File: flow/run.sh
#!/bin/bash
# the make line also repeats each setting of config.mk as NAME=value (left out here)
make -C /OpenROAD-flow-scripts/flow DESIGN_CONFIG=/design/flow/config.mk WORK_HOME=/design/flow/orfs CLKGATE_MAP_FILE= finish
File: flow/config.mk
export PLATFORM = sky130hd
export DESIGN_NAME = alu_top
export DESIGN_NICKNAME = alu_top
export VERILOG_FILES = /design/flow/design.v
export SDC_FILE = /design/flow/constraint.sdc
export NUM_CORES = 4
export LEC_CHECK = 0
export CAP_MARGIN = 20
export CORE_MARGIN = 2
export CORE_UTILIZATION = 66
export CTS_CLUSTER_DIAMETER = 355
export HOLD_SLACK_MARGIN = -0.09
export SETUP_SLACK_MARGIN = -0.63
export SLEW_MARGIN = 20
File: flow/constraint.sdc
create_clock -name core_clock -period 8.08 [get_ports {clk}]
set_input_delay 1.6160 -clock core_clock [delete_from_list [all_inputs] [get_ports {clk}]]
set_output_delay 1.6160 -clock core_clock [all_outputs]
set_load 0.01 [all_outputs]
File: flow/design.v
module ALU (A, B, ALU_Sel, ALU_Out, Carryout, Overflow);
parameter ADD  = 0;
parameter SUB  = 1;
parameter MUL_HIGH = 2;
parameter MUL_LOW = 3;
input [31:0] A;
input [31:0] B;
input [3:0] ALU_Sel;
output [31:0] ALU_Out;
output Carryout;
output Overflow;
reg[31:0] ALU_32Result;
reg[63:0] ALU_64Result;
always @(*)
begin
    ALU_32Result = 32'h00000000;
    ALU_64Result = 64'h0000000000000000;
    case(ALU_Sel)
        ADD:        ALU_32Result = A + B;
        SUB:        ALU_32Result = A - B;
        MUL_HIGH:	ALU_64Result = A * B;
        MUL_LOW:	ALU_64Result = A * B;
        default:
        begin
            ALU_32Result = 32'h00000000;
            ALU_64Result = 64'h0000000000000000;
        end
    endcase
end
assign ALU_Out = (ALU_Sel == MUL_LOW)? ALU_64Result[31:0]: (ALU_Sel == MUL_HIGH)? ALU_64Result[63:32]:ALU_32Result[31:0];
assign Carryout = 1'b0;
assign Overflow = 1'b0;
endmodule
module alu_top (
    input             clk,
    input      [31:0] A,
    input      [31:0] B,
    input      [3:0]  ALU_Sel,
    output reg [31:0] ALU_Out,
    output reg        Carryout,
    output reg        Overflow
);
reg [31:0] a_q, b_q;
reg [3:0]  sel_q;
wire [31:0] out_d;
wire        carry_d, ovf_d;
ALU u_alu (
    .A(a_q), .B(b_q), .ALU_Sel(sel_q),
    .ALU_Out(out_d), .Carryout(carry_d), .Overflow(ovf_d)
);
always @(posedge clk) begin
    a_q      <= A;
    b_q      <= B;
    sel_q    <= ALU_Sel;
    ALU_Out  <= out_d;
    Carryout <= carry_d;
    Overflow <= ovf_d;
end
endmodule
==> out/metrics.csv, run 1 <==
stage,metric,value,unit
worst_setup_path,timing.critical_path.arrival,8.45,ns
floorplanning,initial_utilization,66.5,%
final_timing,period_needed,8.23,ns
worst_setup_path,critPathRequiredTime,8.30,ns
cells_and_area,fin_cells,5079,
worst_setup_path,setup.worst_path.start,a_q[9],
drt,num_vias,29000,
worst_setup_path,critPathMaxStageDelay,0.82,ns
yosys,postSynth.topFlopCell,dfxtp_1,
cts,ctsResizeCount,0,
global_routing,first_global_vias,31200,
final_timing,worst_pin_slew,1.06,ns
cts,cts_max_path_bufs,2,
yosys,synth_async_sr_flop_share,0,%
cts,clk_root_buffer_cell,clkbuf_16,
cts,cts_htree_levels,3,
cells_and_area,fin_nets,5569,
floorplanning,io_pins,103,
yosys,post_synth_fa_ha_maj_area_fraction,56.6,%
worst_setup_path,critical_path.n_buffers_inverters,9,
job,warning_total_across_the_stage_logs,29,
run_status,failed_layout_checks,setup timing,
yosys,yosysWarnings,2,
yosys,synth.largest_area_cell,fa_1,
worst_setup_path,critical_path.slowest_cell,dfxtp_1,
global_routing,grt_first_pass_wirelength,171000,µm
floorplanning,die_height,245,µm
drt,routed_wire_length_per_instance,21.1,µm
worst_setup_path,ff2ff_path_depth,27,
final_timing,timing_max_transition_violations_final,0,
global_routing,total_routing_usage_reported_by_global_routing,37.6,%
placement,place_congestion,0.962,
yosys,syn_inst,4257,
final_timing,final.setup_skew,0.00909,ns
placement,port-buffer-count,100,
cells_and_area,syn_to_final_growth,7.76,%
yosys,yosys-mux-area-fraction,0.287,%
yosys,synth.avg_cell_area,9.00,µm²
cts,ctsHoldBuffers,0,
cells_and_area,combGateArea,0.0319,mm²
floorplanning,design.die.area,0.0600,mm²
yosys,synth.cells.most_frequent,"inv_1, fa_1, and2_1",
hold_path,hold_depth,2,
global_routing,antenna_found_initial,7,
yosys,synthDistinctLibCells,74,
yosys,synth.top_cell.area_share,46.9,%
floorplanning,core_area,0.0576,mm²
floorplanning,rows,88,
cts,cts_sinks,100,
placement,post-place-cells,5061,
drt,detailedRoute.firstPassIterationCount,5,
worst_setup_path,worst-path-max-fanout,17,
cts,clk-insertion-delay-late,0.41,ns
global_routing,grt-ovfl-total,0,
cts,post_cts_clock_slew_at_the_launch_and_capture_registers_of_the_worst_setup_and_hold_paths,0.10,ns
worst_setup_path,crit_path_end_kind,flop,
job,cap_violations,0,
worst_setup_path,worstSetupPathType,reg2reg,
yosys,ys_top_cells_by_area,"fa_1, ha_1, and2_1",
yosys,synth-area-yosys,0.0383,mm²
yosys,edf_count,0,
cells_and_area,ff_latch_area,0.00200,mm²
yosys,yosysCellCount,4257,
final_timing,achievable-frequency,122,MHz
drt,ant_nets,0,
worst_setup_path,setup.worst_path.end,ALU_Out[25],
placement,hpwlAfterDp,90300,µm
yosys,syn-cell-area,0.0383,mm²
final_timing,maxSlewHeadroom,29.0,%
cts,cts-buffers-inserted,9,
hold_path,worst_hold_path_type,reg2reg,
worst_setup_path,number_of_gates_on_the_worst_path_with_buffers_counted,27,
worst_setup_path,reg2reg_from,a_q[9],
drt,totalWireLength,107000,µm
worst_setup_path,setup.reg_to_reg.worst_slack,-0.15,ns
drt,drt_iter0_drc,2024,
worst_setup_path,critical_path.reg2reg.endpoint,ALU_Out[25],
yosys,synth.cellmix.xorXnorShare,2.49,%
drt,number_of_vias_per_cell_after_detailed_routing,5.70,
final_timing,setup_slack,-0.150,ns
worst_setup_path,critPathTopFamily,adder cells,
placement,placement.cell_area,0.0409,mm²
run_status,status,"complete, but fails checks",
hold_path,worst_hold_startpoint,a_q[0],
global_routing,grt_start_max_net_pins,36,
cells_and_area,final_design_area_no_fill,0.0413,mm²
drt,detail_route.drc_violations,0,
cells_and_area,fillers,4594,
yosys,simple_logic_cell_fraction_of_the_synthesized_area,17.6,%
yosys,synth_flops,100,
yosys,logic_family,adder cells,
yosys,area_fraction_in_compound_gates,6.40,%
final_timing,setup_viol_count_final,5,
final_timing,final.period_utilization,102,%
cts,post-cts-setup-buffer-count,0,
final_timing,final_hold_viol_count,0,
yosys,synth_sequential_area_ratio,5.23,%
hold_path,worst_hold_path.endpoint,ALU_Out[0],
floorplanning,die_x,245,µm
yosys,most_numerous_cell_in_the_yosys_netlist,inv_1,
cts,tritoncts,done,
worst_setup_path,startpoint_types,flop,
## through the flow
stage	TNS, ns	hold WS, ns	setup slack, ns	util, %
2_1_floorplan	0	0.597	0.642	-
3_3_place_gp	0	0.751	0.0950	71.1
3_5_place_dp	0	0.769	0.0493	71.1
4_1_cts	-0.0102	0.791	-0.00889	71.7
5_1_grt	-5.15	0.809	-0.413	71.7
6_report	-0.414	0.787	-0.150	71.7
## area by class of cell
cell class | instances | area share (%)
Clock buffer | 9 | 0.546
Inverter | 899 | 8.18
Antenna cell | 2 | 0.0121
Multi-Input combinational cell | 2996 | 77.3
Tap cell | 765 | 2.32
Timing Repair Buffer | 301 | 6.51
Sequential cell | 100 | 4.85
Clock inverter | 7 | 0.246
## per-layer routing
layer / share of wire, % / global-route usage [%] / vias up
li1: - / - / 12800
met1: 40 / 49.7 / 14800
met2: 48 / 62.3 / 1167
met3: 7.7 / 6.69 / 240
met4: 4.0 / 14.2 / 8
met5: 0.045 / 0 / -
==> run 2, diff against run 1 <==
Settings changed: CAP_MARGIN 20 to 35, CORE_UTILIZATION 66 to 72, CTS_CLUSTER_DIAMETER 355 to unset, HOLD_SLACK_MARGIN -0.09 to unset, PLACE_DENSITY set to 0.64, SETUP_SLACK_MARGIN -0.63 to unset.
Clock period 8.08 ns to 6.98 ns, I/O delays scaled along.
==> out/metrics.csv, run 2 <==
stage,metric,value,unit
cts,cts_max_path_bufs,2,
yosys,synth_sequential_area_ratio,5.23,%
worst_setup_path,path_cells,"buf_8, and2_4, fa_1, fa_1, inv_2, fa_1, fa_1, inv_2, fa_1, fa_1, fa_1, fa_2, ha_4, nand2_4, buf_4, a21oi_1, nor2_1, nor2_1, a41oi_2, o31ai_4, a31o_4, nor3_1, or4_1",
drt,detail_route.drc_violations,0,
yosys,ys_top_cells_by_area,"fa_1, ha_1, and2_1",
final_timing,worst_pin_slew,0.882,ns
yosys,syn_inst,4257,
worst_setup_path,number_of_gates_on_the_worst_path_with_buffers_counted,23,
yosys,yosys-mux-area-fraction,0.287,%
cts,tritoncts,done,
worst_setup_path,ff2ff_path_depth,23,
drt,ant_nets,0,
cells_and_area,syn_to_final_growth,20.3,%
worst_setup_path,setup.worst_path.start,b_q[11],
drt,number_of_vias_per_cell_after_detailed_routing,6.17,
final_timing,grt_setup_unrepaired,yes,
cells_and_area,fillers,2590,
final_timing,final_hold_viol_count,0,
worst_setup_path,critical_path.n_buffers_inverters,4,
worst_setup_path,critical_path.slowest_cell,fa_1,
job,warning_total_across_the_stage_logs,32,
final_timing,period_needed,7.96,ns
worst_setup_path,startpoint_types,flop,
worst_setup_path,critPathTopFamily,adder cells,
cells_and_area,fin_nets,5900,
yosys,yosysWarnings,2,
hold_path,hold_depth,3,
floorplanning,initial_utilization,72.9,%
final_timing,hold_slack_final,0.815,ns
global_routing,antenna_found_initial,8,
yosys,syn-cell-area,0.0383,mm²
final_timing,final_setup_tns,-21.94,ns
placement,hpwlAfterDp,95900,µm
worst_setup_path,critPathMaxStageDelay,0.79,ns
cts,cts_sinks,100,
final_timing,setup_viol_count_final,32,
cts,cts_htree_levels,3,
floorplanning,io_pins,103,
final_timing,final.period_utilization,114,%
floorplanning,rows,84,
global_routing,grt_start_max_net_pins,36,
drt,detailedRoute.firstPassIterationCount,8,
worst_setup_path,reg2reg_from,b_q[11],
yosys,synth_flops,100,
global_routing,first_global_vias,35900,
yosys,area_fraction_in_compound_gates,6.40,%
cts,clk-insertion-delay-late,0.41,ns
yosys,edf_count,0,
drt,num_vias,33000,
yosys,synth.top_cell.area_share,46.9,%
yosys,post_synth_fa_ha_maj_area_fraction,56.6,%
drt,totalWireLength,130000,µm
hold_path,worst_hold_path_type,reg2reg,
final_timing,achievable-frequency,126,MHz
worst_setup_path,critPathRequiredTime,7.27,ns
final_timing,setup_slack,-0.982,ns
worst_setup_path,worst-path-max-fanout,7,
global_routing,total_routing_usage_reported_by_global_routing,45.7,%
yosys,synth.cells.most_frequent,"inv_1, fa_1, and2_1",
cts,clk_root_buffer_cell,clkbuf_16,
placement,placement.cell_area,0.0435,mm²
yosys,postSynth.topFlopCell,dfxtp_1,
floorplanning,die_height,235,µm
worst_setup_path,timing.critical_path.arrival,8.25,ns
yosys,synth_async_sr_flop_share,0,%
cts,post_cts_clock_slew_at_the_launch_and_capture_registers_of_the_worst_setup_and_hold_paths,0.09,ns
run_status,failed_layout_checks,setup timing,
floorplanning,die_x,235,µm
final_timing,timing_max_transition_violations_final,0,
hold_path,worst_hold_startpoint,sel_q[0],
yosys,synth-area-yosys,0.0383,mm²
hold_path,worst_hold_path.endpoint,ALU_Out[29],
worst_setup_path,crit_path_frequent_cell,fa_1,
cts,cts-buffers-inserted,9,
floorplanning,design.die.area,0.0551,mm²
run_status,status,"complete, but fails checks",
yosys,synth.largest_area_cell,fa_1,
worst_setup_path,crit_path_end_kind,flop,
worst_setup_path,setup.worst_path.end,ALU_Out[31],
worst_setup_path,setup.reg_to_reg.worst_slack,-0.98,ns
final_timing,final.setup_skew,0.0128,ns
worst_setup_path,critical_path.reg2reg.endpoint,ALU_Out[31],
drt,routed_wire_length_per_instance,24.4,µm
floorplanning,core_area,0.0526,mm²
job,cap_violations,0,
final_timing,maxSlewHeadroom,41.2,%
yosys,most_numerous_cell_in_the_yosys_netlist,inv_1,
yosys,synth.avg_cell_area,9.00,µm²
cells_and_area,final_design_area_no_fill,0.0461,mm²
global_routing,grt_first_pass_wirelength,193000,µm
yosys,simple_logic_cell_fraction_of_the_synthesized_area,17.6,%
yosys,synth.cellmix.xorXnorShare,2.49,%
yosys,synthDistinctLibCells,74,
yosys,yosysCellCount,4257,
yosys,logic_family,adder cells,
worst_setup_path,worstSetupPathType,reg2reg,
placement,place_congestion,0.989,
placement,port-buffer-count,100,
drt,drt_iter0_drc,3354,
global_routing,grt-ovfl-total,0,
[run 2: area by class of cell]
cell class | instances | area, µm² | area share (%)
multi-input combinational | 2996 | 33200 | 72.0
timing repair buffer | 632 | 6230 | 13.5
inverter | 899 | 3370 | 7.32
sequential | 100 | 2090 | 4.53
tap | 688 | 861 | 1.87
clock buffer | 9 | 225 | 0.489
clock inverter | 7 | 90.1 | 0.196
antenna | 7 | 17.5 | 0.0380
[run 2: per-stage QoR]
step	utilization (%)	std cells	worst slack, ns
after floorplan	-	4258	-0.0668
after global placement	82.9	5256	-0.547
after detailed placement	82.9	5256	-0.655
after CTS	86.4	5309	-0.406
after global routing	87.7	5333	-1.23
final	87.7	5338	-0.982
[run 2: timing repair]
item	in CTS	in global routing
hold buffers	0	0
cloned	7	0
endpoints found under the hold margin	0	0
endpoints found under the setup margin	32	32
pin swaps	150	116
gates resized	276	151
setup buffers	38	27
[run 2: per-layer routing]
layer / track usage [%] / share of wire [%]
met5: 0 / 0.012
met4: 32.3 / 9.2
met2: 73.3 / 46
met1: 54.5 / 33
met3: 11.3 / 12
==> run 3, diff against run 2 <==
Settings changed: CAP_MARGIN 35 to 20, CELL_PAD_IN_SITES_DETAIL_PLACEMENT set to 2, CELL_PAD_IN_SITES_GLOBAL_PLACEMENT set to 2, CORE_UTILIZATION 72 to 29, MAX_ROUTING_LAYER set to met5, PLACE_DENSITY 0.64 to unset, PLACE_DENSITY_LB_ADDON set to 0.15, TNS_END_PERCENT set to 95.
Clock period 6.98 ns to 13.7 ns, I/O delays scaled along.
==> out/metrics.csv, run 3 <==
stage,metric,value,unit
run_status,status,timing/DRC/antenna clean,
worst_setup_path,critical_path.n_buffers_inverters,4,
cts,ctsResizeCount,0,
yosys,synthDistinctLibCells,74,
worst_setup_path,critPathTopFamily,adder cells,
floorplanning,design.die.area,0.135,mm²
cts,ctsHoldBuffers,0,
placement,place_congestion,0.839,
worst_setup_path,critical_path.slowest_cell,nor4_1,
worst_setup_path,ff2ff_path_depth,20,
drt,totalWireLength,137000,µm
final_timing,final_setup_tns,0,ns
worst_setup_path,number_of_gates_on_the_worst_path_with_buffers_counted,20,
yosys,synth_async_sr_flop_share,0,%
yosys,ys_top_cells_by_area,"fa_1, ha_1, and2_1",
final_timing,period_needed,8.79,ns
worst_setup_path,path_cells,"buf_4, nand2_1, fa_1, inv_1, fa_1, fa_1, fa_1, fa_1, fa_1, fa_1, inv_1, fa_1, inv_1, ha_1, nand4_1, or4_1, nor4_1, o211ai_1, and3_1, o31ai_1",
job,warning_total_across_the_stage_logs,27,
placement,port-buffer-count,100,
cts,clk-insertion-delay-late,0.46,ns
global_routing,grt_start_max_net_pins,38,
drt,routed_wire_length_per_instance,23.1,µm
final_timing,grt_setup_unrepaired,no,
worst_setup_path,crit_path_end_kind,flop,
final_timing,final.setup_skew,0.0313,ns
floorplanning,core_area,0.131,mm²
worst_setup_path,startpoint_types,flop,
yosys,synth-area-yosys,0.0383,mm²
yosys,post_synth_fa_ha_maj_area_fraction,56.6,%
worst_setup_path,critical_path.reg2reg.endpoint,ALU_Out[26],
worst_setup_path,setup.worst_path.end,ALU_Out[26],
placement,post-place-cells,5918,
yosys,synth.largest_area_cell,fa_1,
cells_and_area,combGateArea,0.0319,mm²
yosys,area_fraction_in_compound_gates,6.40,%
global_routing,total_routing_usage_reported_by_global_routing,21.0,%
yosys,yosysCellCount,4257,
yosys,logic_family,adder cells,
final_timing,maxSlewHeadroom,28.9,%
worst_setup_path,timing.critical_path.arrival,9.14,ns
yosys,most_numerous_cell_in_the_yosys_netlist,inv_1,
final_timing,final.period_utilization,64.2,%
worst_setup_path,worst-path-max-fanout,21,
yosys,synth.top_cell.area_share,46.9,%
cells_and_area,fin_nets,5436,
final_timing,achievable-frequency,114,MHz
floorplanning,initial_utilization,29.2,%
worst_setup_path,critPathMaxStageDelay,0.91,ns
cts,cts_max_path_bufs,2,
cells_and_area,fin_cells,5936,
final_timing,setup_viol_count_final,0,
yosys,yosysWarnings,2,
yosys,syn-cell-area,0.0383,mm²
yosys,synth.avg_cell_area,9.00,µm²
placement,hpwlAfterDp,108000,µm
drt,number_of_vias_per_cell_after_detailed_routing,4.79,
worst_setup_path,setup.worst_path.start,b_q[28],
hold_path,worst_hold_startpoint,sel_q[2],
cts,cts_sinks,100,
cts,post_cts_clock_slew_at_the_launch_and_capture_registers_of_the_worst_setup_and_hold_paths,0.10,ns
worst_setup_path,reg2reg_from,b_q[28],
drt,ant_nets,0,
floorplanning,die_height,367,µm
job,cap_violations,0,
cells_and_area,fillers,14700,
cells_and_area,syn_to_final_growth,7.89,%
drt,num_vias,28500,
worst_setup_path,crit_path_frequent_cell,fa_1,
hold_path,hold_depth,3,
global_routing,first_global_vias,33800,
worst_setup_path,critPathRequiredTime,14.04,ns
worst_setup_path,setup.reg_to_reg.worst_slack,4.91,ns
hold_path,worst_hold_path_type,reg2reg,
cts,tritoncts,done,
cts,post-cts-setup-buffer-count,0,
global_routing,grt_first_pass_wirelength,214000,µm
cells_and_area,final_design_area_no_fill,0.0413,mm²
worst_setup_path,worstSetupPathType,reg2reg,
hold_path,worst_hold_path.endpoint,ALU_Out[28],
drt,detailedRoute.firstPassIterationCount,5,
floorplanning,die_x,367,µm
yosys,syn_inst,4257,
final_timing,final_hold_viol_count,0,
final_timing,hold_slack_final,0.864,ns
global_routing,grt-ovfl-total,0,
yosys,synth.cellmix.xorXnorShare,2.49,%
cts,cts_htree_levels,3,
global_routing,antenna_found_initial,7,
cells_and_area,postLayoutCoreUtil,31.5,%
final_timing,worst_pin_slew,1.06,ns
final_timing,timing_max_transition_violations_final,0,
yosys,yosys-mux-area-fraction,0.287,%
yosys,synth.cells.most_frequent,"inv_1, fa_1, and2_1",
cells_and_area,ff_latch_area,0.00201,mm²
floorplanning,io_pins,103,
drt,drt_iter0_drc,1200,
placement,placement.cell_area,0.0410,mm²
yosys,synth_sequential_area_ratio,5.23,%
yosys,postSynth.topFlopCell,dfxtp_1,
yosys,simple_logic_cell_fraction_of_the_synthesized_area,17.6,%
drt,detail_route.drc_violations,0,
cts,cts-buffers-inserted,9,
floorplanning,rows,133,
cts,clk_root_buffer_cell,clkbuf_16,
yosys,synth_flops,100,
yosys,edf_count,0,
==> run 3: per-layer routing <==
metal	part of all wire (%)	wire length [µm]	vias up	global-route usage, %
li1	-	-	12500	-
met4	0.92	1260	0	2.55
met1	47	64300	15600	29.1
met2	50	68600	272	36.8
met3	2.0	2790	62	1.51
met5	0	0	-	0
==> run 3: area by class of cell <==
| class | instances | area share [%] |
|---|---|---|
| multi-input combinational | 2996 | 77.3 |
| inverter | 899 | 8.17 |
| tap | 1755 | 5.31 |
| sequential | 100 | 4.85 |
| timing repair buffer | 168 | 3.66 |
| clock buffer | 9 | 0.545 |
| clock inverter | 7 | 0.194 |
| antenna | 2 | 0.0121 |
==> run 3: stage by stage <==
step	setup slack [ns]
finish	4.91
floorplan	6.26
global route	4.45
global placement	5.03
CTS	4.84
detailed placement	4.87
==> run 4, diff against run 3 <==
Settings changed: ABC_AREA set to 1, CAP_MARGIN 20 to 25, CELL_PAD_IN_SITES_GLOBAL_PLACEMENT 2 to unset, CORE_ASPECT_RATIO set to 1.6, CORE_MARGIN 2 to 4, CORE_UTILIZATION 29 to 57, CTS_CLUSTER_DIAMETER set to 149, CTS_CLUSTER_SIZE set to 27, GPL_ROUTABILITY_DRIVEN set to 0, GPL_TIMING_DRIVEN set to 1, MIN_ROUTING_LAYER set to met2, PLACE_DENSITY_LB_ADDON 0.15 to 0.28, SETUP_SLACK_MARGIN set to -0.13, TNS_END_PERCENT 95 to 80.
Clock period 13.7 ns to 9.0 ns, I/O delays scaled along.
==> out/metrics.csv, run 4 <==
stage,metric,value,unit
yosys,yosys-mux-area-fraction,0,%
yosys,yosysWarnings,2,
run_status,error,[ERROR DPL-0033] detailed placement checks failed during check placement.,
yosys,synth.avg_cell_area,7.22,µm²
yosys,synth_async_sr_flop_share,0,%
yosys,edf_count,0,
yosys,postSynth.topFlopCell,dfxtp_1,
yosys,post_synth_fa_ha_maj_area_fraction,52.4,%
yosys,syn-cell-area,0.0414,mm²
floorplanning,die_x,221,µm
yosys,yosysCellCount,5727,
yosys,syn_inst,5727,
floorplanning,design.die.area,0.0771,mm²
floorplanning,rows,124,
yosys,synthDistinctLibCells,41,
run_status,status,aborted with a tool error,
yosys,synth.cellmix.xorXnorShare,0.910,%
yosys,most_numerous_cell_in_the_yosys_netlist,inv_1,
yosys,synth.cells.most_frequent,"inv_1, nand2_1, fa_1",
floorplanning,initial_utilization,57.7,%
yosys,synth_flops,100,
floorplanning,core_area,0.0717,mm²
yosys,area_fraction_in_compound_gates,2.67,%
yosys,simple_logic_cell_fraction_of_the_synthesized_area,20.7,%
placement,port-buffer-count,100,
yosys,logic_family,adder cells,
yosys,synth.largest_area_cell,fa_1,
floorplanning,io_pins,103,
yosys,synth-area-yosys,0.0414,mm²
run_status,failing_step,detailed placement (3_5_place_dp),
yosys,synth.top_cell.area_share,43.4,%
yosys,ys_top_cells_by_area,"fa_1, inv_1, nand2_1",
yosys,synth_sequential_area_ratio,4.84,%
floorplanning,die_height,349,µm
[run 4: stage by stage]
stage | hold slack, ns | setup WS (ns) | area, µm² | instances
2_1_floorplan | 0.581 | 2.59 | 41400 | 5728
3_3_place_gp | 0.790 | 1.14 | 43400 | 6624
==> run 5, diff against run 4 <==
Settings changed: ABC_AREA 1 to unset, CAP_MARGIN 25 to 20, CELL_PAD_IN_SITES_DETAIL_PLACEMENT 2 to unset, CORE_ASPECT_RATIO 1.6 to unset, CORE_MARGIN 4 to 2, CORE_UTILIZATION 57 to 72, CTS_CLUSTER_DIAMETER 149 to unset, CTS_CLUSTER_SIZE 27 to 32, GPL_ROUTABILITY_DRIVEN 0 to unset, GPL_TIMING_DRIVEN 1 to unset, MAX_ROUTING_LAYER met5 to unset, MIN_ROUTING_LAYER met2 to unset, PLACE_DENSITY set to 0.64, PLACE_DENSITY_LB_ADDON 0.28 to unset, SETUP_SLACK_MARGIN -0.13 to 1.85, TNS_END_PERCENT 80 to unset.
Clock period 9.0 ns to 6.23 ns, I/O delays scaled along.
==> out/metrics.csv, run 5 <==
stage,metric,value,unit
worst_setup_path,critPathMaxStageDelay,0.62,ns
yosys,logic_family,adder cells,
final_timing,setup_viol_count_final,32,
cts,post_cts_clock_slew_at_the_launch_and_capture_registers_of_the_worst_setup_and_hold_paths,0.09,ns
final_timing,grt_setup_unrepaired,yes,
final_timing,final.period_utilization,124,%
placement,post-place-cells,5307,
floorplanning,initial_utilization,72.9,%
drt,number_of_vias_per_cell_after_detailed_routing,6.18,
cts,cts-buffers-inserted,9,
floorplanning,die_x,235,µm
worst_setup_path,setup.reg_to_reg.worst_slack,-1.50,ns
yosys,synth.avg_cell_area,9.00,µm²
cells_and_area,fillers,2550,
worst_setup_path,setup.worst_path.end,ALU_Out[31],
yosys,post_synth_fa_ha_maj_area_fraction,56.6,%
yosys,area_fraction_in_compound_gates,6.40,%
drt,drt_iter0_drc,3124,
worst_setup_path,critical_path.reg2reg.endpoint,ALU_Out[31],
hold_path,worst_hold_path.endpoint,ALU_Out[25],
cells_and_area,fin_nets,5956,
yosys,synth.cells.most_frequent,"inv_1, fa_1, and2_1",
yosys,syn-cell-area,0.0383,mm²
final_timing,achievable-frequency,129,MHz
final_timing,final_hold_viol_count,0,
yosys,yosysCellCount,4257,
cells_and_area,combGateArea,0.0332,mm²
yosys,syn_inst,4257,
global_routing,grt_start_max_net_pins,36,
cts,clk-insertion-delay-late,0.42,ns
worst_setup_path,startpoint_types,flop,
yosys,synthDistinctLibCells,74,
final_timing,worst_pin_slew,0.934,ns
cts,clk_root_buffer_cell,clkbuf_16,
final_timing,final.setup_skew,0.0301,ns
placement,place_worst_setup_slack,-1.28,ns
worst_setup_path,worstSetupPathType,reg2reg,
final_timing,setup_slack,-1.50,ns
global_routing,grt_first_pass_wirelength,201000,µm
drt,detail_route.drc_violations,0,
yosys,ys_top_cells_by_area,"fa_1, ha_1, and2_1",
yosys,simple_logic_cell_fraction_of_the_synthesized_area,17.6,%
floorplanning,design.die.area,0.0551,mm²
worst_setup_path,ff2ff_path_depth,26,
drt,totalWireLength,131000,µm
worst_setup_path,setup.worst_path.start,a_q[22],
global_routing,antenna_found_initial,14,
hold_path,worst_hold_path_type,reg2reg,
cts,cts_sinks,100,
worst_setup_path,crit_path_end_kind,flop,
drt,routed_wire_length_per_instance,24.3,µm
final_timing,timing_max_transition_violations_final,0,
global_routing,total_routing_usage_reported_by_global_routing,47.9,%
final_timing,maxSlewHeadroom,37.7,%
yosys,synth_flops,100,
yosys,synth.cellmix.xorXnorShare,2.49,%
floorplanning,io_pins,103,
cells_and_area,postLayoutCoreUtil,88.3,%
worst_setup_path,timing.critical_path.arrival,8.00,ns
global_routing,first_global_vias,36700,
placement,port-buffer-count,100,
worst_setup_path,worst-path-max-fanout,13,
yosys,synth-area-yosys,0.0383,mm²
job,warning_total_across_the_stage_logs,33,
worst_setup_path,critPathRequiredTime,6.51,ns
worst_setup_path,crit_path_frequent_cell,fa_2,
cells_and_area,ff_latch_area,0.00206,mm²
yosys,yosys-mux-area-fraction,0.287,%
hold_path,hold_depth,2,
cts,cts_htree_levels,3,
placement,place_congestion,1.02,
yosys,most_numerous_cell_in_the_yosys_netlist,inv_1,
placement,hpwlAfterDp,100000,µm
drt,detailedRoute.firstPassIterationCount,8,
yosys,postSynth.topFlopCell,dfxtp_1,
worst_setup_path,critPathTopFamily,adder cells,
yosys,synth.top_cell.area_share,46.9,%
worst_setup_path,number_of_gates_on_the_worst_path_with_buffers_counted,26,
yosys,synth_sequential_area_ratio,5.23,%
yosys,edf_count,0,
yosys,yosysWarnings,2,
run_status,failed_layout_checks,setup timing,
cells_and_area,fin_cells,5394,
worst_setup_path,critical_path.slowest_cell,fa_2,
drt,num_vias,33300,
global_routing,grt-ovfl-total,0,
floorplanning,core_area,0.0526,mm²
cts,tritoncts,done,
drt,ant_nets,0,
cts,cts_max_path_bufs,2,
yosys,synth.largest_area_cell,fa_1,
hold_path,worst_hold_startpoint,sel_q[0],
final_timing,final_setup_tns,-38.98,ns
floorplanning,die_height,235,µm
worst_setup_path,reg2reg_from,a_q[22],
run_status,status,"complete, but fails checks",
worst_setup_path,critical_path.n_buffers_inverters,7,
yosys,synth_async_sr_flop_share,0,%
floorplanning,rows,84,
final_timing,period_needed,7.73,ns
cells_and_area,syn_to_final_growth,21.2,%
job,cap_violations,0,
run 5: final cells by class:
type | instances | area share, %
multi-input combinational | 2996 | 71.5
sequential | 100 | 4.43
clock inverter | 6 | 0.181
timing repair buffer | 688 | 14.2
inverter | 899 | 7.27
antenna | 7 | 0.0377
clock buffer | 10 | 0.515
tap | 688 | 1.85
run 5: repair_timing:
item                       in CTS  in global routing
resized                       201                102
pin swaps                      79                 66
setup endpoints to repair      32                 32
hold buffers                    0                  0
cloned                          8                  2
setup buffers                  30                 24
run 5: stage by stage:
step                hold WS (ns)  area (µm²)
finish                     0.856       46400
global route               0.902       46400
CTS                        0.840       45800
detailed placement         0.829       44200
global placement           0.800       44200
floorplan                  0.597       39200
run 5: per-layer routing:
metal | track usage (%) | up-vias | part of all wire, %
met5 | 0 | - | 0.11
met4 | 34.7 | 20 | 9.5
met3 | 13.2 | 938 | 12
met2 | 75.0 | 2390 | 45
met1 | 57.4 | 16400 | 33
li1 | - | 13600 | -
==> run 6, diff against run 5 <==
Settings changed: CORE_UTILIZATION 72 to 65, CTS_CLUSTER_SIZE 32 to unset, PLACE_DENSITY 0.64 to unset, SETUP_SLACK_MARGIN 1.85 to unset.
Clock period 6.23 ns to 7.33 ns, I/O delays scaled along.
==> out/metrics.csv, run 6 <==
stage,metric,value,unit
run_status,status,"complete, but fails checks",
run_status,failed_layout_checks,setup timing,
final_timing,maxSlewHeadroom,43.3,%
global_routing,total_routing_usage_reported_by_global_routing,39.1,%
floorplanning,die_x,247,µm
drt,routed_wire_length_per_instance,21.4,µm
cts,cts_htree_levels,3,
global_routing,antenna_found_initial,1,
cts,tritoncts,done,
cts,clk-insertion-delay-late,0.41,ns
floorplanning,io_pins,103,
cells_and_area,fillers,4093,
worst_setup_path,timing.critical_path.arrival,7.78,ns
worst_setup_path,ff2ff_path_depth,24,
final_timing,worst_pin_slew,0.851,ns
worst_setup_path,critPathMaxStageDelay,0.62,ns
yosys,yosysCellCount,4257,
drt,detailedRoute.firstPassIterationCount,5,
yosys,ys_top_cells_by_area,"fa_1, ha_1, and2_1",
final_timing,period_needed,7.51,ns
worst_setup_path,critical_path.reg2reg.endpoint,ALU_Out[31],
cells_and_area,fin_nets,5840,
worst_setup_path,crit_path_end_kind,flop,
worst_setup_path,critical_path.n_buffers_inverters,5,
placement,place_worst_setup_slack,-0.515,ns
final_timing,final.period_utilization,102,%
placement,placement.cell_area,0.0431,mm²
yosys,logic_family,adder cells,
worst_setup_path,worstSetupPathType,reg2reg,
global_routing,first_global_vias,33000,
global_routing,grt-ovfl-total,0,
yosys,post_synth_fa_ha_maj_area_fraction,56.6,%
placement,place_congestion,0.976,
worst_setup_path,setup.worst_path.start,a_q[13],
worst_setup_path,path_cells,"buf_12, clkbuf_16, and2_4, fa_1, inv_1, fa_1, inv_1, fa_1, fa_1, fa_1, fa_1, fa_2, fa_1, ha_4, a21o_1, a21o_1, a221oi_2, o21ai_1, a21oi_2, o31ai_4, a31o_4, buf_6, nor4b_1, or4_1",
yosys,syn_inst,4257,
hold_path,worst_hold_path.endpoint,ALU_Out[25],
cts,ctsHoldBuffers,0,
yosys,yosysWarnings,2,
drt,detail_route.antenna_diodes,0,
yosys,synth.cells.most_frequent,"inv_1, fa_1, and2_1",
floorplanning,core_area,0.0580,mm²
drt,drt_iter0_drc,2058,
worst_setup_path,setup.reg_to_reg.worst_slack,-0.18,ns
worst_setup_path,setup.worst_path.end,ALU_Out[31],
yosys,synth_sequential_area_ratio,5.23,%
global_routing,grt_start_max_net_pins,36,
floorplanning,rows,88,
final_timing,setup_viol_count_final,11,
cts,cts-buffers-inserted,9,
floorplanning,design.die.area,0.0609,mm²
yosys,synth.largest_area_cell,fa_1,
hold_path,worst_hold_path_type,reg2reg,
cts,clk_root_buffer_cell,clkbuf_16,
placement,port-buffer-count,100,
yosys,simple_logic_cell_fraction_of_the_synthesized_area,17.6,%
cts,cts_sinks,100,
cells_and_area,final_design_area_no_fill,0.0453,mm²
final_timing,grt_setup_unrepaired,yes,
worst_setup_path,number_of_gates_on_the_worst_path_with_buffers_counted,24,
yosys,synth_flops,100,
yosys,syn-cell-area,0.0383,mm²
cells_and_area,fin_cells,5348,
placement,hpwlAfterDp,94600,µm
drt,num_vias,30700,
worst_setup_path,critPathTopFamily,adder cells,
worst_setup_path,reg2reg_from,a_q[13],
final_timing,final_hold_viol_count,0,
floorplanning,die_height,247,µm
drt,drt-met1-wl,44500,µm
cts,post_cts_clock_slew_at_the_launch_and_capture_registers_of_the_worst_setup_and_hold_paths,0.10,ns
worst_setup_path,startpoint_types,flop,
yosys,postSynth.topFlopCell,dfxtp_1,
yosys,synth.cellmix.xorXnorShare,2.49,%
placement,post-place-cells,5282,
worst_setup_path,worst-path-max-fanout,7,
hold_path,hold_depth,2,
drt,route.met2.wl,55200,µm
global_routing,grt_first_pass_wirelength,181000,µm
cells_and_area,syn_to_final_growth,18.3,%
drt,ant_nets,0,
final_timing,achievable-frequency,133,MHz
yosys,synth_async_sr_flop_share,0,%
yosys,synthDistinctLibCells,74,
cts,cts_max_path_bufs,2,
yosys,synth.avg_cell_area,9.00,µm²
yosys,most_numerous_cell_in_the_yosys_netlist,inv_1,
yosys,synth-area-yosys,0.0383,mm²
drt,met3_length,9300,µm
worst_setup_path,critical_path.slowest_cell,fa_1,
drt,top_signal_layer_used,met5,
drt,totalWireLength,114000,µm
cells_and_area,postLayoutCoreUtil,78.1,%
final_timing,final.setup_skew,0.0197,ns
worst_setup_path,critPathRequiredTime,7.60,ns
yosys,area_fraction_in_compound_gates,6.40,%
job,cap_violations,0,
floorplanning,initial_utilization,66.0,%
drt,detail_route.drc_violations,0,
final_timing,timing_max_transition_violations_final,0,
yosys,edf_count,0,
worst_setup_path,crit_path_frequent_cell,fa_1,
final_timing,hold_slack_final,0.865,ns
hold_path,worst_hold_startpoint,sel_q[0],
yosys,yosys-mux-area-fraction,0.287,%
final_timing,setup_slack,-0.180,ns
drt,number_of_vias_per_cell_after_detailed_routing,5.74,
job,warning_total_across_the_stage_logs,32,
yosys,synth.top_cell.area_share,46.9,%
==> run 6: what timing repair did <==
action | in CTS | in global routing
cloned | 0 | 3
pin swaps | 109 | 111
buffers inserted | 18 | 36
setup endpoints to repair | 32 | 32
resized | 165 | 213
==> run 6: layer usage <==
layer	vias up	track usage, %
met5	-	0
met3	327	6.75
met4	2	14.4
met2	1391	65.0
li1	13300	-
met1	15700	51.9
==> run 6: layout make-up <==
cell class / count / area [µm²] / area share (%)
Clock buffer: 9 / 225 / 0.497
Clock inverter: 7 / 91.3 / 0.202
Inverter: 899 / 3370 / 7.45
Multi-Input combinational cell: 2996 / 33100 / 73.0
Sequential cell: 100 / 2100 / 4.63
Tap cell: 765 / 957 / 2.11
Timing Repair Buffer: 572 / 5500 / 12.1
==> run 6: per-stage QoR <==
step | TNS [ns]
4_1_cts | -0.160
3_3_place_gp | -7.92
3_5_place_dp | -8.60
2_1_floorplan | -0.0229
5_1_grt | -4.74
6_report | -1.20
==> run 7, diff against run 6 <==
Settings changed: CAP_MARGIN 20 to 10, CORE_ASPECT_RATIO set to 0.53, CORE_UTILIZATION 65 to 72, CTS_CLUSTER_SIZE set to 50, HOLD_SLACK_MARGIN set to -0.08, PLACE_DENSITY set to 0.64, SETUP_SLACK_MARGIN set to 1.96, TNS_END_PERCENT set to 40.
Clock period 7.33 ns to 6.84 ns, I/O delays scaled along.
==> out/metrics.csv, run 7 <==
stage,metric,value,unit
drt,ant_nets,0,
global_routing,total_routing_usage_reported_by_global_routing,48.3,%
worst_setup_path,reg2reg_from,b_q[4],
cells_and_area,syn_to_final_growth,18.5,%
drt,num_vias,32600,
yosys,synth.cellmix.xorXnorShare,2.49,%
cells_and_area,fin_nets,5883,
drt,number_of_vias_per_cell_after_detailed_routing,6.12,
cells_and_area,postLayoutCoreUtil,86.4,%
yosys,yosysWarnings,2,
yosys,synth_async_sr_flop_share,0,%
floorplanning,core_area,0.0525,mm²
cts,ctsHoldBuffers,0,
global_routing,grt_start_max_net_pins,36,
hold_path,hold_depth,2,
yosys,most_numerous_cell_in_the_yosys_netlist,inv_1,
final_timing,worst_pin_slew,0.791,ns
floorplanning,initial_utilization,72.9,%
yosys,edf_count,0,
floorplanning,design.die.area,0.0552,mm²
placement,post-place-cells,5270,
final_timing,maxSlewHeadroom,47.1,%
global_routing,first_global_vias,33700,
global_routing,gr-usage-met3,21.9,%
yosys,synth_flops,100,
final_timing,period_needed,7.65,ns
final_timing,timing_max_transition_violations_final,0,
job,cap_violations,0,
final_timing,achievable-frequency,131,MHz
worst_setup_path,critPathTopFamily,adder cells,
worst_setup_path,worst-path-max-fanout,5,
placement,place_worst_setup_slack,-0.736,ns
floorplanning,io_pins,103,
cts,cts_max_path_bufs,2,
final_timing,grt_setup_unrepaired,yes,
cells_and_area,ff_latch_area,0.00205,mm²
placement,port-buffer-count,100,
yosys,yosys-mux-area-fraction,0.287,%
final_timing,setup_slack,-0.808,ns
worst_setup_path,critPathRequiredTime,7.16,ns
yosys,syn-cell-area,0.0383,mm²
worst_setup_path,critPathMaxStageDelay,0.55,ns
final_timing,setup_viol_count_final,32,
yosys,area_fraction_in_compound_gates,6.40,%
yosys,ys_top_cells_by_area,"fa_1, ha_1, and2_1",
worst_setup_path,setup.worst_path.end,ALU_Out[14],
hold_path,worst_hold_path_type,reg2reg,
worst_setup_path,critical_path.n_buffers_inverters,8,
worst_setup_path,setup.reg_to_reg.worst_slack,-0.81,ns
worst_setup_path,number_of_gates_on_the_worst_path_with_buffers_counted,26,
global_routing,antenna_found_initial,12,
worst_setup_path,setup.worst_path.start,b_q[4],
worst_setup_path,critical_path.reg2reg.endpoint,ALU_Out[14],
yosys,synth.cells.most_frequent,"inv_1, fa_1, and2_1",
hold_path,worst_hold_path.endpoint,ALU_Out[25],
placement,place_congestion,1.03,
cts,post_cts_clock_slew_at_the_launch_and_capture_registers_of_the_worst_setup_and_hold_paths,0.11,ns
drt,totalWireLength,129000,µm
run_status,status,"complete, but fails checks",
drt,detail_route.drc_violations,0,
floorplanning,rows,61,
final_timing,final.setup_skew,0.0267,ns
yosys,synth.top_cell.area_share,46.9,%
worst_setup_path,crit_path_frequent_cell,fa_1,
worst_setup_path,critical_path.slowest_cell,fa_1,
yosys,yosysCellCount,4257,
cts,cts_sinks,100,
hold_path,worst_hold_startpoint,sel_q[0],
worst_setup_path,worstSetupPathType,reg2reg,
yosys,simple_logic_cell_fraction_of_the_synthesized_area,17.6,%
yosys,synth-area-yosys,0.0383,mm²
yosys,postSynth.topFlopCell,dfxtp_1,
global_routing,use_met2,66.3,%
yosys,syn_inst,4257,
worst_setup_path,startpoint_types,flop,
cells_and_area,fillers,2731,
yosys,synth_sequential_area_ratio,5.23,%
job,warning_total_across_the_stage_logs,32,
worst_setup_path,timing.critical_path.arrival,7.97,ns
global_routing,grt-ovfl-total,0,
yosys,logic_family,adder cells,
drt,drt_iter0_drc,4173,
global_routing,grt_util_met1,69.4,%
worst_setup_path,ff2ff_path_depth,26,
placement,hpwlAfterDp,105000,µm
final_timing,final_hold_viol_count,0,
cts,cts_htree_levels,3,
final_timing,final.period_utilization,112,%
cells_and_area,fin_cells,5323,
drt,detailedRoute.firstPassIterationCount,5,
yosys,synthDistinctLibCells,74,
global_routing,layer_with_the_highest_usage,met1,
global_routing,grt_first_pass_wirelength,198000,µm
cts,tritoncts,done,
cts,clk_root_buffer_cell,clkbuf_16,
run_status,failed_layout_checks,setup timing,
cts,clk-insertion-delay-late,0.43,ns
yosys,synth.avg_cell_area,9.00,µm²
drt,routed_wire_length_per_instance,24.2,µm
cts,cts-buffers-inserted,9,
floorplanning,die_x,321,µm
yosys,post_synth_fa_ha_maj_area_fraction,56.6,%
worst_setup_path,crit_path_end_kind,flop,
yosys,synth.largest_area_cell,fa_1,
floorplanning,die_height,172,µm
cells_and_area,combGateArea,0.0329,mm²
[run 7: per-stage QoR]
step	setup TNS (ns)	cell area, µm²	hold WS, ns
2_1_floorplan	-0.328	39000	0.597
3_3_place_gp	-15.81	43900	0.756
3_5_place_dp	-17.85	43900	0.766
4_1_cts	-13.10	45000	0.795
5_1_grt	-23.04	45400	0.847
6_report	-18.88	45400	0.806
[run 7: area by class of cell]
cell class	instances	area share (%)
repair buffers	615	13.0
flip-flops and latches	100	4.51
clock inverters	7	0.199
well taps	693	1.91
multi-input cells	2996	72.4
inverters	899	7.44
diodes	4	0.0221
clock buffers	9	0.496
[run 7: repair_timing]
item                                    CTS  global route
pin swaps                                87            38
cloned                                    2             0
buffers inserted                         24             7
endpoints found under the hold margin     0             0
resized                                 153            71
endpoints found under the setup margin   32            32
[run 7: per-layer routing]
layer / part of all wire (%) / routed length [µm] / vias up
li1: - / - / 13400
met1: 39 / 50600 / 16100
met2: 40 / 51700 / 2621
met3: 18 / 22600 / 385
met4: 3.0 / 3800 / 18
met5: 0.095 / 123 / -
==> run 8, diff against run 7 <==
Settings changed: CAP_MARGIN 10 to 15, CORE_ASPECT_RATIO 0.53 to 1.03, CORE_UTILIZATION 72 to 70, CTS_CLUSTER_DIAMETER set to 357, GPL_ROUTABILITY_DRIVEN set to 1, HOLD_SLACK_MARGIN -0.08 to unset, MIN_ROUTING_LAYER set to met1, PLACE_DENSITY 0.64 to 0.6, SETUP_SLACK_MARGIN 1.96 to unset, TNS_END_PERCENT 40 to 15.
Clock period 6.84 ns to 5.22 ns, I/O delays scaled along.
==> out/metrics.csv, run 8 <==
stage,metric,value,unit
cts,cts_sinks,100,
floorplanning,io_pins,103,
worst_setup_path,worst-path-max-fanout,8,
job,warning_total_across_the_stage_logs,32,
worst_setup_path,critPathRequiredTime,5.49,ns
yosys,yosys-mux-area-fraction,0.287,%
cells_and_area,fin_cells,5392,
yosys,synth_sequential_area_ratio,5.23,%
placement,port-buffer-count,100,
yosys,synth_flops,100,
floorplanning,design.die.area,0.0566,mm²
yosys,synth.top_cell.area_share,46.9,%
worst_setup_path,path_cells,"buf_12, and2_1, fa_1, fa_1, inv_1, fa_1, fa_1, inv_1, fa_1, fa_1, fa_2, fa_1, ha_4, buf_4, nand4_1, or3_4, o2111a_2, nor4_4, buf_4, buf_4, o31ai_2, xnor2_1, o21ai_1",
worst_setup_path,timing.critical_path.arrival,7.73,ns
global_routing,grt_start_max_net_pins,36,
final_timing,grt_setup_unrepaired,yes,
drt,drt_iter0_drc,2405,
drt,totalWireLength,116000,µm
hold_path,worst_hold_path.endpoint,ALU_Out[0],
global_routing,grt_first_pass_wirelength,182000,µm
worst_setup_path,critPathMaxStageDelay,0.65,ns
run_status,failed_layout_checks,setup timing,
yosys,synth-area-yosys,0.0383,mm²
final_timing,worst_pin_slew,0.825,ns
worst_setup_path,critical_path.slowest_cell,fa_2,
yosys,synth.cells.most_frequent,"inv_1, fa_1, and2_1",
placement,place_congestion,0.994,
worst_setup_path,setup.worst_path.start,a_q[11],
yosys,synth.largest_area_cell,fa_1,
global_routing,first_global_vias,34100,
drt,number_of_vias_per_cell_after_detailed_routing,5.83,
worst_setup_path,worstSetupPathType,reg2reg,
global_routing,total_routing_usage_reported_by_global_routing,42.6,%
floorplanning,die_x,234,µm
global_routing,grt-ovfl-total,0,
final_timing,maxSlewHeadroom,45.0,%
yosys,postSynth.topFlopCell,dfxtp_1,
yosys,synthDistinctLibCells,74,
yosys,syn_inst,4257,
worst_setup_path,critical_path.n_buffers_inverters,6,
cts,cts_max_path_bufs,2,
yosys,yosysCellCount,4257,
yosys,most_numerous_cell_in_the_yosys_netlist,inv_1,
floorplanning,initial_utilization,70.4,%
final_timing,setup_slack,-2.24,ns
yosys,post_synth_fa_ha_maj_area_fraction,56.6,%
floorplanning,rows,87,
floorplanning,core_area,0.0544,mm²
hold_path,hold_depth,2,
final_timing,setup_viol_count_final,32,
hold_path,worst_hold_path_type,reg2reg,
run_status,status,"complete, but fails checks",
yosys,edf_count,0,
cells_and_area,combGateArea,0.0327,mm²
cts,tritoncts,done,
worst_setup_path,critical_path.reg2reg.endpoint,ALU_Out[14],
worst_setup_path,setup.worst_path.end,ALU_Out[14],
cts,cts-buffers-inserted,9,
floorplanning,die_height,241,µm
drt,ant_nets,0,
worst_setup_path,number_of_gates_on_the_worst_path_with_buffers_counted,23,
yosys,simple_logic_cell_fraction_of_the_synthesized_area,17.6,%
cts,ctsHoldBuffers,0,
cells_and_area,postLayoutCoreUtil,83.8,%
cts,clk_root_buffer_cell,clkbuf_16,
worst_setup_path,crit_path_end_kind,flop,
final_timing,final.setup_skew,0.0150,ns
final_timing,final_hold_viol_count,0,
cells_and_area,ff_latch_area,0.00206,mm²
global_routing,antenna_found_initial,4,
worst_setup_path,startpoint_types,flop,
worst_setup_path,crit_path_frequent_cell,fa_1,
yosys,synth_async_sr_flop_share,0,%
cells_and_area,fillers,3245,
final_timing,final.period_utilization,143,%
yosys,yosysWarnings,2,
drt,routed_wire_length_per_instance,21.5,µm
drt,num_vias,31400,
worst_setup_path,reg2reg_from,a_q[11],
yosys,area_fraction_in_compound_gates,6.40,%
yosys,syn-cell-area,0.0383,mm²
final_timing,timing_max_transition_violations_final,0,
placement,hpwlAfterDp,95700,µm
final_timing,achievable-frequency,134,MHz
final_timing,period_needed,7.46,ns
yosys,synth.avg_cell_area,9.00,µm²
yosys,synth.cellmix.xorXnorShare,2.49,%
cts,cts_htree_levels,3,
worst_setup_path,setup.reg_to_reg.worst_slack,-2.24,ns
placement,post-place-cells,5354,
hold_path,worst_hold_startpoint,sel_q[0],
job,cap_violations,0,
cells_and_area,fin_nets,5936,
worst_setup_path,critPathTopFamily,adder cells,
cts,clk-insertion-delay-late,0.41,ns
cells_and_area,syn_to_final_growth,19.0,%
yosys,ys_top_cells_by_area,"fa_1, ha_1, and2_1",
drt,detail_route.drc_violations,0,
cts,post_cts_clock_slew_at_the_launch_and_capture_registers_of_the_worst_setup_and_hold_paths,0.10,ns
worst_setup_path,ff2ff_path_depth,23,
yosys,logic_family,adder cells,
drt,detailedRoute.firstPassIterationCount,9,
run 8: what timing repair did:
item                                    CTS  global route
endpoints found under the setup margin   32            32
gates cloned                              1             2
gates resized                           156            69
pin swaps                                56            70
setup buffers                            17             3
run 8: cell type report:
| class | count | share of cell area (%) |
|---|---|---|
| Antenna cell | 1 | 0.00549 |
| Clock inverter | 7 | 0.200 |
| Timing Repair Buffer | 668 | 13.7 |
| Sequential cell | 100 | 4.52 |
| Tap cell | 712 | 1.95 |
| Clock buffer | 9 | 0.494 |
| Inverter | 899 | 7.40 |
| Multi-Input combinational cell | 2996 | 71.7 |
run 8: metrics by stage:
step	hold WS (ns)	worst slack [ns]	area, µm²	setup TNS, ns
floorplan	0.597	-1.83	38600	-49.01
global placement	0.675	-2.47	44200	-70.13
detailed placement	0.692	-2.51	44200	-71.48
CTS	0.720	-2.19	45300	-63.01
global route	0.738	-2.41	45600	-70.09
finish	0.737	-2.24	45600	-64.59
run 8: layer usage:
metal	routed length (µm)	share of wire, %	track usage (%)	up-vias
met4	7510	6.5	23.2	4
li1	-	-	-	13500
met5	34	0.029	0	-
met2	55300	48	69.4	1611
met1	42100	36	52.6	15800
met3	10800	9.3	10.3	500
==> run 9, diff against run 8 <==
Settings changed: ABC_AREA set to 1, CAP_MARGIN 15 to 20, CORE_ASPECT_RATIO 1.03 to 0.92, CORE_UTILIZATION 70 to 67, CTS_CLUSTER_DIAMETER 357 to 393, CTS_CLUSTER_SIZE 50 to 98, GPL_ROUTABILITY_DRIVEN 1 to unset, MIN_ROUTING_LAYER met1 to unset, PLACE_DENSITY 0.6 to unset, SETUP_SLACK_MARGIN set to 1.23, TNS_END_PERCENT 15 to unset.
Clock period 5.22 ns to 8.2 ns, I/O delays scaled along.
==> out/metrics.csv, run 9 <==
stage,metric,value,unit
run_status,status,timing/DRC/antenna clean,
yosys,synth_flops,100,
worst_setup_path,setup.reg_to_reg.worst_slack,1.26,ns
drt,ant_nets,0,
worst_setup_path,critPathRequiredTime,8.54,ns
yosys,synth_sequential_area_ratio,4.84,%
drt,number_of_vias_per_cell_after_detailed_routing,5.46,
drt,detail_route.drc_violations,0,
yosys,ys_top_cells_by_area,"fa_1, inv_1, nand2_1",
final_timing,period_needed,6.94,ns
placement,place_worst_setup_slack,0.459,ns
worst_setup_path,critical_path.reg2reg.endpoint,ALU_Out[0],
yosys,syn-cell-area,0.0414,mm²
yosys,synthDistinctLibCells,41,
final_timing,achievable-frequency,144,MHz
cts,cts_max_path_bufs,2,
final_timing,timing_max_transition_violations_final,0,
yosys,logic_family,adder cells,
placement,port-buffer-count,100,
yosys,yosysWarnings,2,
floorplanning,io_pins,103,
drt,totalWireLength,134000,µm
final_timing,final_setup_tns,0,ns
final_timing,final.setup_skew,0.0167,ns
yosys,area_fraction_in_compound_gates,2.67,%
global_routing,grt_first_pass_wirelength,202000,µm
hold_path,hold_depth,5,
cts,clk_root_buffer_cell,clkbuf_16,
worst_setup_path,reg2reg_from,a_q[21],
final_timing,maxSlewHeadroom,28.7,%
final_timing,grt_setup_unrepaired,yes,
cts,tritoncts,done,
yosys,most_numerous_cell_in_the_yosys_netlist,inv_1,
final_timing,final.period_utilization,84.7,%
final_timing,worst_pin_slew,1.07,ns
drt,detailedRoute.firstPassIterationCount,9,
drt,routed_wire_length_per_instance,20.3,µm
yosys,synth.cells.most_frequent,"inv_1, nand2_1, fa_1",
floorplanning,core_area,0.0612,mm²
worst_setup_path,number_of_gates_on_the_worst_path_with_buffers_counted,27,
worst_setup_path,ff2ff_path_depth,27,
worst_setup_path,crit_path_end_kind,flop,
yosys,synth.top_cell.area_share,43.4,%
floorplanning,rows,87,
floorplanning,die_x,263,µm
cts,post_cts_clock_slew_at_the_launch_and_capture_registers_of_the_worst_setup_and_hold_paths,0.08,ns
yosys,postSynth.topFlopCell,dfxtp_1,
hold_path,worst_hold_path.endpoint,ALU_Out[0],
yosys,synth-area-yosys,0.0414,mm²
worst_setup_path,worst-path-max-fanout,12,
yosys,synth.largest_area_cell,fa_1,
worst_setup_path,setup.worst_path.end,ALU_Out[0],
worst_setup_path,setup.worst_path.start,a_q[21],
floorplanning,initial_utilization,67.6,%
cells_and_area,fin_nets,7033,
floorplanning,design.die.area,0.0638,mm²
global_routing,grt-ovfl-total,0,
yosys,edf_count,0,
yosys,syn_inst,5727,
worst_setup_path,critical_path.n_buffers_inverters,8,
global_routing,grt_start_max_net_pins,37,
worst_setup_path,crit_path_frequent_cell,fa_1,
placement,hpwlAfterDp,108000,µm
yosys,yosysCellCount,5727,
cells_and_area,syn_to_final_growth,9.85,%
floorplanning,die_height,242,µm
yosys,yosys-mux-area-fraction,0,%
drt,drt_iter0_drc,3722,
final_timing,final_hold_viol_count,0,
final_timing,setup_slack,1.26,ns
yosys,simple_logic_cell_fraction_of_the_synthesized_area,20.7,%
worst_setup_path,timing.critical_path.arrival,7.29,ns
yosys,synth.avg_cell_area,7.22,µm²
worst_setup_path,critical_path.slowest_cell,fa_1,
worst_setup_path,worstSetupPathType,reg2reg,
global_routing,antenna_found_initial,4,
final_timing,setup_viol_count_final,0,
worst_setup_path,critPathMaxStageDelay,0.61,ns
yosys,post_synth_fa_ha_maj_area_fraction,52.4,%
yosys,synth_async_sr_flop_share,0,%
drt,num_vias,35900,
job,warning_total_across_the_stage_logs,31,
hold_path,worst_hold_startpoint,sel_q[2],
cts,clk-insertion-delay-late,0.40,ns
job,cap_violations,0,
worst_setup_path,critPathTopFamily,adder cells,
global_routing,total_routing_usage_reported_by_global_routing,41.4,%
global_routing,first_global_vias,36400,
worst_setup_path,startpoint_types,flop,
yosys,synth.cellmix.xorXnorShare,0.910,%
hold_path,worst_hold_path_type,reg2reg,
cts,cts-buffers-inserted,9,
placement,place_congestion,1.08,
cts,cts_sinks,100,
cts,cts_htree_levels,3,
## run 9: what timing repair did
| item | CTS | global route |
|---|---|---|
| gates cloned | 0 | 11 |
| pin swaps | 1 | 17 |
| endpoints found under the setup margin | 32 | 32 |
| hold buffers | 0 | 0 |
| gates resized | 112 | 195 |
| setup buffers | 1 | 38 |
## run 9: stage by stage
step	instances	hold WS [ns]	util [%]	cell area, µm²
after global routing	6577	0.852	74.3	45400
after floorplan	5728	0.581	-	41400
after CTS	6528	0.807	72.2	44100
after detailed placement	6511	0.794	71.1	43500
after global placement	6511	0.790	71.1	43500
final	6578	0.808	74.3	45400
## run 9: final cells by class
cell class	count	area (µm²)
timing repair buffer	271	2970
clock buffer	10	229
tap	801	1000
sequential	100	2180
antenna	1	2.50
fill	4928	15700
multi-input combinational	3602	32200
clock inverter	6	116
inverter	1787	6710
## run 9: metal layers
layer / vias to the layer above / share of wire (%) / global-route usage, %
li1: 16100 / - / -
met1: 17300 / 39 / 60.2
met2: 2176 / 43 / 62.5
met3: 357 / 14 / 9.67
met4: 6 / 4.8 / 11.4
met5: - / 0.032 / 0
==> run 10, diff against run 9 <==
Settings changed: ABC_AREA 1 to unset, CORE_ASPECT_RATIO 0.92 to 1.06, CORE_MARGIN 2 to 10, CORE_UTILIZATION 67 to 54, CTS_CLUSTER_DIAMETER 393 to 284, CTS_CLUSTER_SIZE 98 to 100, HOLD_SLACK_MARGIN set to 0.26, SETUP_SLACK_MARGIN 1.23 to unset, TNS_END_PERCENT set to 40.
Clock period 8.2 ns to 9.0 ns, I/O delays scaled along.
==> out/metrics.csv, run 10 <==
stage,metric,value,unit
run_status,status,timing/DRC/antenna clean,
worst_setup_path,startpoint_types,flop,
final_timing,maxSlewHeadroom,28.4,%
final_timing,setup_viol_count_final,0,
yosys,edf_count,0,
yosys,synth-area-yosys,0.0383,mm²
yosys,synth.avg_cell_area,9.00,µm²
drt,detail_route.drc_violations,0,
floorplanning,die_x,279,µm
worst_setup_path,worst-path-max-fanout,23,
cts,ctsHoldBuffers,0,
drt,drt_iter0_drc,1544,
yosys,yosysWarnings,2,
worst_setup_path,crit_path_end_kind,flop,
final_timing,worst_pin_slew,1.07,ns
worst_setup_path,worstSetupPathType,reg2reg,
final_timing,grt_setup_unrepaired,no,
final_timing,final.setup_skew,0.0164,ns
yosys,synth_flops,100,
yosys,synth_sequential_area_ratio,5.23,%
yosys,post_synth_fa_ha_maj_area_fraction,56.6,%
yosys,simple_logic_cell_fraction_of_the_synthesized_area,17.6,%
drt,ant_nets,0,
worst_setup_path,crit_path_frequent_cell,fa_1,
final_timing,period_needed,8.54,ns
global_routing,grt_start_max_net_pins,36,
cts,clk-insertion-delay-late,0.41,ns
yosys,area_fraction_in_compound_gates,6.40,%
yosys,yosys-mux-area-fraction,0.287,%
floorplanning,core_area,0.0703,mm²
yosys,most_numerous_cell_in_the_yosys_netlist,inv_1,
yosys,ys_top_cells_by_area,"fa_1, ha_1, and2_1",
cts,cts-buffers-inserted,9,
worst_setup_path,number_of_gates_on_the_worst_path_with_buffers_counted,19,
final_timing,timing_max_transition_violations_final,0,
yosys,synth_async_sr_flop_share,0,%
drt,detail_route.antenna_diodes,0,
placement,place_congestion,0.945,
yosys,postSynth.topFlopCell,dfxtp_1,
yosys,synth.cellmix.xorXnorShare,2.49,%
drt,totalWireLength,109000,µm
cts,cts_sinks,100,
cts,post_cts_clock_slew_at_the_launch_and_capture_registers_of_the_worst_setup_and_hold_paths,0.09,ns
cells_and_area,syn_to_final_growth,6.25,%
drt,num_vias,28200,
final_timing,final_setup_tns,0,ns
yosys,synthDistinctLibCells,74,
worst_setup_path,setup.reg_to_reg.worst_slack,0.46,ns
worst_setup_path,critical_path.slowest_cell,dfxtp_1,
yosys,yosysCellCount,4257,
yosys,synth.cells.most_frequent,"inv_1, fa_1, and2_1",
job,warning_total_across_the_stage_logs,27,
global_routing,grt_first_pass_wirelength,177000,µm
drt,detailedRoute.firstPassIterationCount,5,
cts,ctsResizeCount,0,
final_timing,final_hold_viol_count,0,
hold_path,worst_hold_startpoint,sel_q[0],
floorplanning,io_pins,103,
placement,hpwlAfterDp,92500,µm
global_routing,total_routing_usage_reported_by_global_routing,27.9,%
cells_and_area,fin_cells,5150,
worst_setup_path,setup.worst_path.start,b_q[8],
==> run 10: routing by layer <==
layer	vias to the layer above	global-route usage, %	part of all wire [%]
met4	0	7.88	3.0
li1	12600	-	-
met2	749	48.7	50
met1	14700	36.7	42
met3	163	2.62	4.7
met5	-	0	0
==> run 10: area by class of cell <==
class / instances / area, µm² / area share (%)
clock buffer: 9 / 225 / 0.553
clock inverter: 7 / 86.3 / 0.212
inverter: 899 / 3370 / 8.29
multi-input combinational: 2996 / 31900 / 78.4
sequential: 100 / 2000 / 4.93
tap: 918 / 1150 / 2.82
timing repair buffer: 221 / 1930 / 4.75
==> run 10: through the flow <==
stage	setup WS, ns	hold WS, ns	area [µm²]	utilization [%]
CTS	0.507	0.859	40700	57.9
finish	0.460	0.869	40700	57.9
detailed placement	0.556	0.828	40400	57.4
floorplan	1.56	0.597	38300	-
global route	0.109	0.899	40700	57.9
global placement	0.595	0.834	40400	57.4
